wip/raven:
// ALU_Pipeline
module ALU_Pipeline(
  input  logic clk, rst,
  input  logic [31:0] A_in, B_in,
  input  logic [31:0] instr_in,
  output logic [31:0] Result_out,
  output logic Zero_out, Carry_out, Overflow_out, Negative_out
);
Size in the first run: roughly 2800 cells after synthesis, roughly 120 flip-flops, roughly 130 I/O pins.
make LEC_CHECK=0 ABC_AREA=1 CAP_MARGIN=5 CORE_MARGIN=6 CORE_UTILIZATION=72 CTS_CLUSTER_DIAMETER=124 CTS_CLUSTER_SIZE=57 GPL_ROUTABILITY_DRIVEN=1 HOLD_SLACK_MARGIN=-0.08 MAX_ROUTING_LAYER=met4 MIN_ROUTING_LAYER=met2 PLACE_DENSITY=0.4 SETUP_SLACK_MARGIN=1.4 SLEW_MARGIN=30 finish   # period 8.49 ns
run.sh (not shown) runs the stock make flow with config.mk's settings and CLKGATE_MAP_FILE=.
FAIL wip/raven @ 5_1_grt: tool exited with error
The inputs of wip/quartz differ from those of wip/raven as listed below.
# wip/raven
export LEC_CHECK = 0
export ABC_AREA = 1
export CAP_MARGIN = 5
export CORE_MARGIN = 6
export CORE_UTILIZATION = 72
export CTS_CLUSTER_DIAMETER = 124
export CTS_CLUSTER_SIZE = 57
export GPL_ROUTABILITY_DRIVEN = 1
export HOLD_SLACK_MARGIN = -0.08
export MAX_ROUTING_LAYER = met4
export MIN_ROUTING_LAYER = met2
export PLACE_DENSITY = 0.4
export SETUP_SLACK_MARGIN = 1.4
export SLEW_MARGIN = 30
create_clock -name core_clock -period 8.49 [get_ports {clk}]
# wip/quartz
export LEC_CHECK = 0
export CAP_MARGIN = 20
export CORE_ASPECT_RATIO = 1.44
export CORE_MARGIN = 6
export CORE_UTILIZATION = 49
export CTS_CLUSTER_DIAMETER = 296
export CTS_CLUSTER_SIZE = 75
export GPL_ROUTABILITY_DRIVEN = 0
export MAX_ROUTING_LAYER = met4
export MIN_ROUTING_LAYER = met1
export PLACE_DENSITY = 0.36
export SLEW_MARGIN = 30
export TNS_END_PERCENT = 15
create_clock -name core_clock -period 8.49 [get_ports {clk}]
[summary]
The flow ran to completion for all of wip/quartz and wip/raven but wip/raven, which stopped partway.
Comparing wip/quartz against wip/raven, there is no change at all in depth of the CTS H-tree.
wip/quartz vs. wip/raven: number of I/O port buffers flat; total cell area reported by yosys after synthesis down 2100 um^2; mean post-synth cell area up 49%; post-place instance area down 12%.
Between wip/raven and wip/quartz, vertical extent of the die increased.
wip/raven → wip/quartz: cell area after technology mapping has decreased; total die size has increased; instance count of the mapped netlist has decreased; core region area has increased.
Inputs modified between wip/quartz and wip/cedar:
# wip/quartz
export LEC_CHECK = 0
export CAP_MARGIN = 20
export CORE_ASPECT_RATIO = 1.44
export CORE_MARGIN = 6
export CORE_UTILIZATION = 49
export CTS_CLUSTER_DIAMETER = 296
export CTS_CLUSTER_SIZE = 75
export GPL_ROUTABILITY_DRIVEN = 0
export MAX_ROUTING_LAYER = met4
export MIN_ROUTING_LAYER = met1
export PLACE_DENSITY = 0.36
export SLEW_MARGIN = 30
export TNS_END_PERCENT = 15
create_clock -name core_clock -period 8.49 [get_ports {clk}]
# wip/cedar
export LEC_CHECK = 0
export ABC_AREA = 0
export CAP_MARGIN = 20
export CORE_MARGIN = 2
export CORE_UTILIZATION = 66
export CTS_CLUSTER_DIAMETER = 353
export CTS_CLUSTER_SIZE = 75
export GPL_ROUTABILITY_DRIVEN = 0
export MAX_ROUTING_LAYER = met4
export MIN_ROUTING_LAYER = met1
export SLEW_MARGIN = 30
create_clock -name core_clock -period 3.34 [get_ports {clk}]
Summary of wip/quartz and wip/cedar: one run falls short of a clean finish, namely wip/cedar. wip/cedar did not finish: a tool error stopped it during 4_1_cts. Relative to wip/quartz, the placed wire-length estimate measured on wip/cedar has increased by more than a quarter. Taking wip/quartz as the reference point, the standard cell core area of wip/cedar falls by 25%. Cell row count of wip/cedar falls short of that of wip/quartz by more than a quarter. Count of library flops with an enable pin: wip/quartz vs wip/cedar identical. On wip/cedar: post-detailed-placement cell area is 4200 um^2 higher than what wip/quartz gave. Chip area on wip/cedar is ahead of wip/quartz. Looking at core utilization at floorplan across wip/quartz and wip/cedar, the one that comes out higher is wip/cedar. wip/cedar vs. wip/quartz: number of placed instances with taps included higher; worst-case setup slack after placement lower; overall die height lower.
Relative to wip/cedar, the following input files were edited for wip/sierra:
# wip/cedar
export LEC_CHECK = 0
export ABC_AREA = 0
export CAP_MARGIN = 20
export CORE_MARGIN = 2
export CORE_UTILIZATION = 66
export CTS_CLUSTER_DIAMETER = 353
export CTS_CLUSTER_SIZE = 75
export GPL_ROUTABILITY_DRIVEN = 0
export MAX_ROUTING_LAYER = met4
export MIN_ROUTING_LAYER = met1
export SLEW_MARGIN = 30
create_clock -name core_clock -period 3.34 [get_ports {clk}]
# wip/sierra
export LEC_CHECK = 0
export CAP_MARGIN = 20
export CORE_MARGIN = 2
export CORE_UTILIZATION = 31
export SLEW_MARGIN = 20
create_clock -name core_clock -period 5.97 [get_ports {clk}]
Findings:
wip/sierra completed end to end with timing, DRC and antenna clean.
As the logs show, wip/cedar stopped at 4_1_cts after a tool error, so it never reached the end of the flow.
The area of the core in wip/sierra sits about 110% above the value recorded for wip/cedar.
HPWL after detailed placement for wip/sierra: 5200 um down relative to wip/cedar
| area of the die | wip/sierra vs wip/cedar | 24000 um^2 higher |
Count of pins on the block boundary: wip/sierra vs wip/cedar, no meaningful difference
Comparing wip/cedar against wip/sierra, there is no change at all in share of synthesized area occupied by flip-flops and latches.
Vertical extent of the die grows by more than a quarter when moving from wip/cedar to wip/sierra.
On yosys cell count, wip/cedar and wip/sierra are basically level.
Min row count across wip/cedar and wip/sierra: wip/cedar
Floorplan-stage core utilization: wip/sierra lower than wip/cedar
